## recon_top_level
module recon_top_level#(parameter WIDTH = 15)( 
input [WIDTH:0] Xo, Zo , Yo,
input clk,
input ext_reset,
input [1:0] sel,
output [WIDTH:0] mac_out,
output [WIDTH:0] f,
input af_en,
output complete
);
Size: roughly 2,800 cells after synthesis, ~86 I/O pins, ~0.019 mm² of cells after synthesis.
make LEC_CHECK=0 ABC_AREA=1 CAP_MARGIN=15 CORE_MARGIN=2 CORE_UTILIZATION=72 CTS_CLUSTER_DIAMETER=336 CTS_CLUSTER_SIZE=99 HOLD_SLACK_MARGIN=-0.05 SLEW_MARGIN=20 TNS_END_PERCENT=45 finish   # period 5.39 ns
run.sh (not shown) runs the stock make flow with config.mk's settings and CLKGATE_MAP_FILE=.
The starting point never finished: it broke off in 5_1_grt with ODB-0269.
==> next run, changes <==
ABC_AREA = not set   (was 1)
CAP_MARGIN = 20   (was 15)
CORE_UTILIZATION = 65   (was 72)
CTS_CLUSTER_DIAMETER = not set   (was 336)
CTS_CLUSTER_SIZE = not set   (was 99)
HOLD_SLACK_MARGIN = not set   (was -0.05)
TNS_END_PERCENT = not set   (was 45)
clock period = 6.68 ns   (was 5.39 ns; I/O delays follow)
The new run finished but fails on setup timing; synthesized area rose by 3.9%; synthesized cell count fell by 13%; die area rose by 15%.
==> next run, changes <==
ABC_AREA = 1   (was not set)
CORE_UTILIZATION = 69   (was 65)
clock period = 4.8 ns   (was 6.68 ns; I/O delays follow)
What happened: With this change the flow stopped in 5_1_grt; die area drops by 9.1%; synthesized cell count went up by 15%; synthesized area went down by 3.7%.
==> next run, changes <==
CORE_UTILIZATION = 70   (was 69)
CTS_CLUSTER_SIZE = 72   (was not set)
clock period = 6.87 ns   (was 4.8 ns; I/O delays follow)
The new run completed and failed the layout checks on setup timing.
Die size falls by 1.4%.
Synthesized cell count stays the same.
Synthesized area does not change.
==> next run, changes <==
HOLD_SLACK_MARGIN = 0.3   (was not set)
SETUP_SLACK_MARGIN = 1.38   (was not set)
clock period = 4.6 ns   (was 6.87 ns; I/O delays follow)
After rerunning:
- With this change the flow stopped in 5_1_grt on GRT-0116
- die area is unchanged
- area after synthesis stays the same
- synthesized cell count is unchanged

========
Starting RTL as in the previous note.
Settings: LEC_CHECK=0, ABC_AREA=1, CAP_MARGIN=20, CORE_MARGIN=2, CORE_UTILIZATION=71, GPL_ROUTABILITY_DRIVEN=0, MAX_ROUTING_LAYER=met4, MIN_ROUTING_LAYER=met1, PLACE_DENSITY_LB_ADDON=0.2, SETUP_SLACK_MARGIN=0.85, SLEW_MARGIN=40, TNS_END_PERCENT=45; clock period 8.51 ns.
The first run completed without violations.
Edit:
ABC_AREA = not set   (was 1)
CORE_UTILIZATION = 66   (was 71)
GPL_ROUTABILITY_DRIVEN = not set   (was 0)
MAX_ROUTING_LAYER = not set   (was met4)
MIN_ROUTING_LAYER = not set   (was met1)
PLACE_DENSITY_LB_ADDON = not set   (was 0.2)
SETUP_SLACK_MARGIN = not set   (was 0.85)
SLEW_MARGIN = 20   (was 40)
TNS_END_PERCENT = not set   (was 45)
clock period = 9.1 ns   (was 8.51 ns; I/O delays follow)
Clock-buffer cell count rises by 2.
Core utilization falls by 5.8 points.
Via count came out lower by 4.0%.
Total power decreases by 7.0%.
Sequential share of layout area is lower by 1.1 points.
Clock skew shrinks by 0.0052 ns.
Combinational power came out lower by about 5%.
Non-clock buffer count went up by 49.
Die area climbs by 11%.
Synthesized cell count decreases by 13%.
Critical path depth came out lower by 15.

========
run 1:
The RTL this note starts from:
==> flow/design.v <==
`timescale 1ns / 1ps
module add_sub #(parameter WIDTH = 15)(
input signed [WIDTH:0] a,b,
input sel, 
output signed [WIDTH:0] out
);
wire [WIDTH+1:0] sum;
assign sum = sel?a-b:a+b;
assign out = {sum[WIDTH+1],sum[WIDTH-1:0]};
endmodule
`timescale 1ns / 1ps
module mux #(parameter WIDTH = 15)(
input [WIDTH:0] a,b,
input sel,
output [WIDTH:0]out
);
assign out = sel?b:a;
endmodule
`timescale 1ns / 1ps
module shifter#(parameter WIDTH = 15)(
input signed [WIDTH:0] a,
output signed [WIDTH:0] b,
input m , 
input [3:0] i
);
assign b = m? (a)>>>i :((i!=0)?(a)>>>(i-1):a);
endmodule
`timescale 1ns / 1ps
module rom#(parameter WIDTH = 15)(
input clk,
input sel ,
input [3:0] i,
output [WIDTH:0] rom_out
    );
 reg [WIDTH:0] rom_mem [0:19] ;
 initial begin
 rom_mem[0] =  16'b0000010000000000;
 rom_mem[1] =  16'b0000001000000000;
 rom_mem[2] =  16'b0000000100000000;
 rom_mem[3] =  16'b0000000010000000;
 rom_mem[4] =  16'b0000000001000000;
 rom_mem[5] =  16'b0000000000100000;
 rom_mem[6] =  16'b0000000000010000;
 rom_mem[7] =  16'b0000000000001000;
 rom_mem[8] =  16'b0000000000000100;
 rom_mem[9] =  16'b0000000000000010;
 rom_mem[10] =  16'b0000001000110010;
 rom_mem[11] =  16'b0000000100000110;
 rom_mem[12] =  16'b0000000010000001;
 rom_mem[13] =  16'b0000000001000000;
 rom_mem[14] =  16'b0000000000100000;
 rom_mem[15] =  16'b0000000000010000;
 rom_mem[16] =  16'b0000000000001000;
 rom_mem[17] =  16'b0000000000000100;
 rom_mem[18] =  16'b0000000000000010;
 rom_mem[19] =  16'b0000000000000001;
 end   
 assign rom_out = sel?rom_mem[i+9]:rom_mem[i-1];
endmodule
`timescale 1ns / 1ps
module recon_controlpath(
input clk,reset,
output reg selmx,selmy,selmz,
output reg [3:0]  i
);
reg start;
always @ (posedge clk) begin
    if(reset) begin 
        i <= 0;
        selmx <= 0;
        selmy <= 0;
        selmz <= 0; 
        start <= 1;
    end
    else if(start) begin
        if(i!=0) begin
        selmx <= 1;
        selmy <= 1;
        selmz <= 1; 
        end
        if(i != 10) begin
         i <= i+1;
        end
        else if (i==10) begin
            start <= 0;
            i <= 0;
            selmx <= 0;
            selmy <= 0;
            selmz <= 0; 
        end
    end
end
endmodule
`timescale 1ns / 1ps
module recon_datapath#(parameter WIDTH = 15)(
input clk,
input m,div,
input [WIDTH:0] Xo,Yo,Zo ,
input selmx,selmy,selmz,
output reg [WIDTH:0] Xout,Yout, Zout,
input [WIDTH:0] z_rom,
input [3:0] i
);
wire [WIDTH:0] x_mux, y_mux , z_mux;
wire [WIDTH:0] x_asout, y_asout , z_asout; 
wire [WIDTH:0] x_fout;
mux m_x(Xo , Xout , selmx , x_mux);
mux m_y(Yo , Yout , selmy , y_mux);
mux m_z(Zo , Zout , selmz , z_mux);
reg [WIDTH:0] Xi , Yi , Zi;
wire di = div?(~y_mux[15]):z_mux[15];
always @ (posedge clk) begin 
if(i!=0) begin
    Xout <= x_fout;
    Yout <= y_asout;
    Zout <= z_asout;
end
end
wire [WIDTH:0] x_sft, y_sft; 
shifter shftx(x_mux ,x_sft ,m, i);
shifter shfty(y_mux ,y_sft,m, i);
add_sub X_as(x_mux , y_sft ,di, x_asout);
add_sub Y_as(y_mux , x_sft ,di, y_asout);
add_sub Z_as(z_mux , z_rom ,~(di), z_asout);
mux m_xout(x_mux, x_asout , m , x_fout);
endmodule
`timescale 1ns / 1ps
module recon#(parameter WIDTH = 15)(
input clk,reset,m,div,
input [WIDTH:0] Xo, Yo ,Zo,
output [WIDTH:0] Xout , Yout , Zout,
output [3:0] i
);
wire selmx,selmy,selmz;
wire [WIDTH:0] rom_out ;
recon_datapath dt(clk,m,div,Xo,Yo,Zo,selmx, selmy,selmz,Xout, Yout, Zout ,rom_out, i);
recon_controlpath ct(clk,reset,selmx,selmy,selmz,i);
rom rm(clk,m,i,rom_out);
endmodule
`timescale 1ns / 1ps
module latch#(parameter WIDTH=15)(
input [WIDTH:0] Xout,Yout,Zout,
input [3:0] i,
input clk,reset,
output reg [WIDTH:0] X_H,Y_H,Z_H,
input af_en);
always@(posedge clk) begin
    if(reset) begin
        X_H<=16'b0;
        Y_H<=16'b0;
        Z_H<=16'b0;
    end
    else if(i==10&af_en)begin
        X_H<=16'b0000010011010100;
        Y_H<=16'b0;
        Z_H<=Yout;
    end
end
endmodule
`timescale 1ns / 1ps
module ResetLogic#(parameter WIDTH=15 )(
input ext_reset,
input clk,
output reg reset1,reset2,reset3,complete
);
reg [5:0] counter;
always@(posedge clk)begin
    if(ext_reset) begin
        reset1<=1;
        reset2<=1;
        reset3 <=1;
        complete <= 0;
        counter<=0;
    end
    else if(counter==0)begin
        counter<=counter+1;
        reset1<=0;
    end
    else if(counter==11) begin
        reset2<=0;
        counter <= counter + 1;
    end
    else if (counter == 22) begin 
        reset3 <= 0;
        counter <= counter + 1;
    end
    else if(counter ==33) begin
        complete <= 1;
    end
    else if(counter <34) begin 
        counter <= counter + 1;
    end
end
endmodule
`timescale 1ns / 1ps
module Neuron#(parameter WIDTH=15)(
input [WIDTH:0] Xo,Yo,Zo,
input clk,reset,
output [WIDTH:0] Sin_H,Cos_H,Z, 
output reset3,complete,
output [WIDTH:0] Yout,
input af_en
);
wire reset1,reset2;
wire zz;
assign Z=Yout;
wire[WIDTH:0] Xout,Zout;
wire [3:0] i1,i2;
wire [WIDTH:0] X_H,Y_H,Z_H;
reg [3:0] i1_d;
ResetLogic RL(reset,clk,reset1,reset2,reset3,complete);
recon linear(clk,reset1,1'b0,1'b0,Xo, Yo ,Zo,Xout , Yout , Zout, i1);
always @(posedge clk) i1_d <= i1;
latch l1(Xout,Yout,Zout, i1_d,clk,reset1,X_H,Y_H,Z_H,af_en);
recon hyperbolic(clk,reset2,1'b1,1'b0,X_H,Y_H,Z_H,Cos_H,Sin_H,zz,i2);
endmodule
`timescale 1ns / 1ps
module recon_top_level#(parameter WIDTH = 15)( 
input [WIDTH:0] Xo, Zo , Yo,
input clk,
input ext_reset,
input [1:0] sel,
output [WIDTH:0] mac_out,
output [WIDTH:0] f,
input af_en,
output complete
);
wire [WIDTH:0] z, coshz, sinhz;
wire reset3;
Neuron #(WIDTH)inneuron(Xo,Yo,Zo,clk,ext_reset, sinhz,coshz,z,reset3,complete,mac_out,af_en);
wire sign_z=z[WIDTH];
wire [WIDTH:0]relu ;
assign relu=sign_z?0:z;
wire [WIDTH:0] ez, ez_1;
add_sub #(WIDTH) adder1(coshz, sinhz, sel[0], ez);
add_sub #(WIDTH) adder2(ez, 16'b0000010000000000, sel[0], ez_1);
wire [WIDTH:0] w2,w3;
wire [WIDTH:0] divisor , dividend;
mux  #(WIDTH)m1(ez, coshz, sel[0], w2);
mux #(WIDTH) m2(ez_1, sinhz, sel[0], w3);
wire [WIDTH:0] div_out;
assign divisor =  {w3[15], (w3[14:0]>>2) };
assign dividend = {w2[15], (w2[14:0]>>2) };
wire [WIDTH:0] X_divout,Y_divout;
recon #(WIDTH) r_div(
 clk,reset3,1'b0,1'b1,
divisor, dividend ,16'b0,
 X_divout , Y_divout , div_out
);
assign f=sel[1]?(sel[0]?mac_out:relu):div_out;  
endmodule
make LEC_CHECK=0 ABC_AREA=1 CAP_MARGIN=20 CORE_MARGIN=2 CORE_UTILIZATION=70 CTS_CLUSTER_SIZE=72 SETUP_SLACK_MARGIN=1.53 SLEW_MARGIN=20 finish   # period 5.08 ns
For run 1, the flow was terminated by a tool error in clock tree synthesis (4_1_cts) and produced no final design.
Input changes introduced in run 2 (baseline for comparison: run 1):
Settings: CORE_UTILIZATION: 70 -> 11; SETUP_SLACK_MARGIN: 1.53 -> unset; CTS_CLUSTER_SIZE: 72 -> unset; ABC_AREA: 1 -> unset; the clock period (ns, I/O delays scaled along): 5.08 -> 9.1.
Notes after the runs:
- Going from run 1 to run 2, simple-gate share of the synthesized area dropped 9.7 points; count of instantiated cells in the yosys netlist dropped 372; die area climbed 540%; chip area in the Yosys report climbed 760 µm²; gate count after technology mapping dropped 13%.
- Diff run 1 -> run 2: HPWL after detailed placement climbed 22%, placed cell count saw an increase.
- Run 2 completed every stage of the flow, and the final layout passed the timing, DRC and antenna checks.
diff inputs: run 2 => run 3
Settings: CTS_CLUSTER_SIZE now 74, previously not set; ABC_AREA now 1, previously not set; CORE_UTILIZATION now 68, was 11; the clock period (ns, I/O delays scaled along) now 5.75, was 9.1.
Notes after the runs:
Final checks on run 3, whose flow otherwise completed, came back failing, citing negative setup slack. Of the two values seen for launch point of the worst path, sel[0] was produced by run 2 and inneuron.hyperbolic.dt.Yout[1] by run 3. Buffer and inverter count on the worst path delta for run 3 relative to run 2: 3 higher. Run 3 has clock distribution power above what run 2 had. Of run 3 and run 2, the higher sequential share of layout area belongs to run 3. Max number of global-route vias before repair across run 3 and run 2: run 3. Est. power | run 3 vs run 2 | run 3 higher. Run 3 has critical path depth above what run 2 had. Run 2 -> run 3: total wire length after detailed routing increased slightly. Run 3 ends up with a horizontal die dimension that is 260 µm lower than in run 2. Data required time of the worst path came out lower on run 3 than on run 2. Compare run 3 and run 2 | synthesized cell count higher: run 3.
What run 4 does differently from run 3 at the input level:
Settings: clearing ABC_AREA, which used to be 1; clearing CTS_CLUSTER_SIZE, which used to be 74; swapping 68 for 40 in CORE_UTILIZATION; swapping 5.75 for 8.5 in the clock period (ns, I/O delays scaled along).
[summary]
Run 4 completed; timing, DRC and antenna clean. Final tally of max-slew violations: run 3 vs run 4 identical. Between run 3 and run 4, final clock period utilization by the worst path decreased. Per the comparison of run 4 with run 3, first-pass GRT wire length moved down, setup slack rose 1.54 ns, total track usage shrank by 18 points. For run 4, the source of the critical timing path was sel[0], unlike run 3, where it was inneuron.hyperbolic.dt.Yout[1].
Modified inputs, run 5 compared to run 4
Settings: TNS_END_PERCENT: unset -> 15; ABC_AREA: unset -> 1; CTS_CLUSTER_DIAMETER: unset -> 155; CELL_PAD_IN_SITES_GLOBAL_PLACEMENT: unset -> 2; CELL_PAD_IN_SITES_DETAIL_PLACEMENT: unset -> 1.
==> results <==
As far as number of clock-tree buffers in the layout goes, run 4 and run 5 are indistinguishable; the numbers are identical.
Per the comparison of run 5 with run 4, global-route wire length before repair higher, count of buffer and inverter cells on the critical path higher.
Of run 4 and run 5, run 5 shows the higher synthesized-area fraction occupied by adder cells, with run 4 below it.
Compared with run 4, in run 5 die height lower, worst setup slack higher.
Run 5: pin count of the biggest net entering global routing is 16 higher than what run 4 reported.
Power figures rest on the tool's default switching activity, not on a simulated workload.
